Setup of oak:
==> flow/design.v (excerpt) <==
module top_button_handler(
    input wire clk,
    input wire rst,
    input wire [3:0] btn,                
    input wire [3:0] sw_p,               
    input wire sw_au,                    
    input wire update_money,
    output reg [3:0] seg_0_data,         
    output reg [3:0] seg_1_data,         
    output reg [3:0] seg_2_data,         
    output reg [3:0] seg_3_data,          
    output wire rs, rw, en,
    output reg [3:0] led,
    output wire [7:0] data
);
Size: roughly 470 flip-flops, roughly 38,000 um2 of cells after synthesis.
==> flow/config.mk <==
export PLATFORM = sky130hd
export DESIGN_NAME = top_button_handler
export DESIGN_NICKNAME = top_button_handler
export VERILOG_FILES = /design/flow/design.v
export SDC_FILE = /design/flow/constraint.sdc
export NUM_CORES = 4
export LEC_CHECK = 0
export ABC_AREA = 0
export CAP_MARGIN = 5
export CELL_PAD_IN_SITES_DETAIL_PLACEMENT = 1
export CELL_PAD_IN_SITES_GLOBAL_PLACEMENT = 0
export CORE_ASPECT_RATIO = 0.83
export CORE_MARGIN = 3
export CORE_UTILIZATION = 31
export CTS_CLUSTER_DIAMETER = 62
export CTS_CLUSTER_SIZE = 79
export GPL_ROUTABILITY_DRIVEN = 1
export GPL_TIMING_DRIVEN = 0
export HOLD_SLACK_MARGIN = -0.02
export MAX_ROUTING_LAYER = met4
export MIN_ROUTING_LAYER = met1
export PLACE_DENSITY_LB_ADDON = 0.13
export SETUP_SLACK_MARGIN = 2.14
export SLEW_MARGIN = 20
export TNS_END_PERCENT = 70
==> flow/constraint.sdc <==
create_clock -name core_clock -period 32.1 [get_ports {clk}]
set_input_delay 6.4200 -clock core_clock [delete_from_list [all_inputs] [get_ports {clk}]]
set_output_delay 6.4200 -clock core_clock [all_outputs]
set_load 0.01 [all_outputs]
run.sh (not shown) runs the stock make flow with config.mk's settings and CLKGATE_MAP_FILE=.
What pine does differently from oak at the input level:
Settings: CORE_MARGIN changed from 3 to 2; MAX_ROUTING_LAYER changed from met4 to met5; GPL_TIMING_DRIVEN changed from 0 to 1; CORE_UTILIZATION changed from 31 to 72; HOLD_SLACK_MARGIN removed (was -0.02); SETUP_SLACK_MARGIN changed from 2.14 to 1.42; TNS_END_PERCENT changed from 70 to 5; CELL_PAD_IN_SITES_DETAIL_PLACEMENT removed (was 1); GPL_ROUTABILITY_DRIVEN changed from 1 to 0; CAP_MARGIN changed from 5 to 20; MIN_ROUTING_LAYER removed (was met1); CTS_CLUSTER_DIAMETER removed (was 62); CTS_CLUSTER_SIZE changed from 79 to 24; the clock period (ns, I/O delays scaled along) changed from 32.1 to 9.97.
==> results <==
The final reports for pine and oak show post-cts resize count higher in the former. The final reports for pine and oak show die size lower in the former. The total instance count after detailed placement in pine was lower than what oak gave. As far as combined area of all synthesized cells is concerned, oak and pine perform about the same. pine vs oak: area after detailed placement up by more than 10%. Flow for pine halted at global routing (5_1_grt), error code GRT-0116. From oak to pine the numbers moved as follows: core area shows a reduction of 57%, total number of placement rows has decreased. Number of instances in the synthesized netlist came out exactly the same in pine and oak. Taking oak as the reference, in pine CTS H-tree depth ~0 delta, placed wire-length estimate after detailed placement saw a decrease.
[inputs] birch vs pine
Settings: removing CTS_CLUSTER_SIZE (formerly 24); removing PLACE_DENSITY_LB_ADDON (formerly 0.13); changing ABC_AREA from 0 to 1; removing MAX_ROUTING_LAYER (formerly met5); removing GPL_TIMING_DRIVEN (formerly 1); removing CELL_PAD_IN_SITES_GLOBAL_PLACEMENT (formerly 0); removing CORE_ASPECT_RATIO (formerly 0.83); changing SETUP_SLACK_MARGIN from 1.42 to 4.11; removing TNS_END_PERCENT (formerly 5); changing CORE_UTILIZATION from 72 to 70; removing GPL_ROUTABILITY_DRIVEN (formerly 0); changing the clock period (ns, I/O delays scaled along) from 9.97 to 22.3.
Findings:
- pine never completed; the flow aborted with a tool error in global routing (5_1_grt).
- birch completed; timing, DRC and antenna clean
- On number of buffers created by CTS: between pine and birch, it ends up higher for birch.
- Synthesized cell count (birch / pine): 1.14
- From pine to birch the numbers moved as follows: portion of netlist area occupied by mux cells shows a reduction of 5.4 points, placement-stage cell area shows a reduction of 6700 um2, total core area shows an increase of 3.3%.
- birch vs pine, post-synthesis cell count from yosys went up by about 14%.
- The die span in y in pine is 0.900 times that in birch.
The following lists how maple was set up differently from birch:
Settings: CAP_MARGIN changed from 20 to 15; CORE_UTILIZATION changed from 70 to 72; CTS_CLUSTER_SIZE newly set to 19; SLEW_MARGIN changed from 20 to 40; SETUP_SLACK_MARGIN removed (was 4.11); CTS_CLUSTER_DIAMETER newly set to 98; the clock period (ns, I/O delays scaled along) changed from 22.3 to 17.0.
- [compare] base=birch new=maple: global-route usage up 0.96 points; routed length on met3 +7.2%; area enclosed by the die boundary fell 2.7%.
- A highest metal layer used by the detailed router of met4 is what maple shows, while met5 belongs to birch.
- maple vs birch on wire length: maple is the higher one.
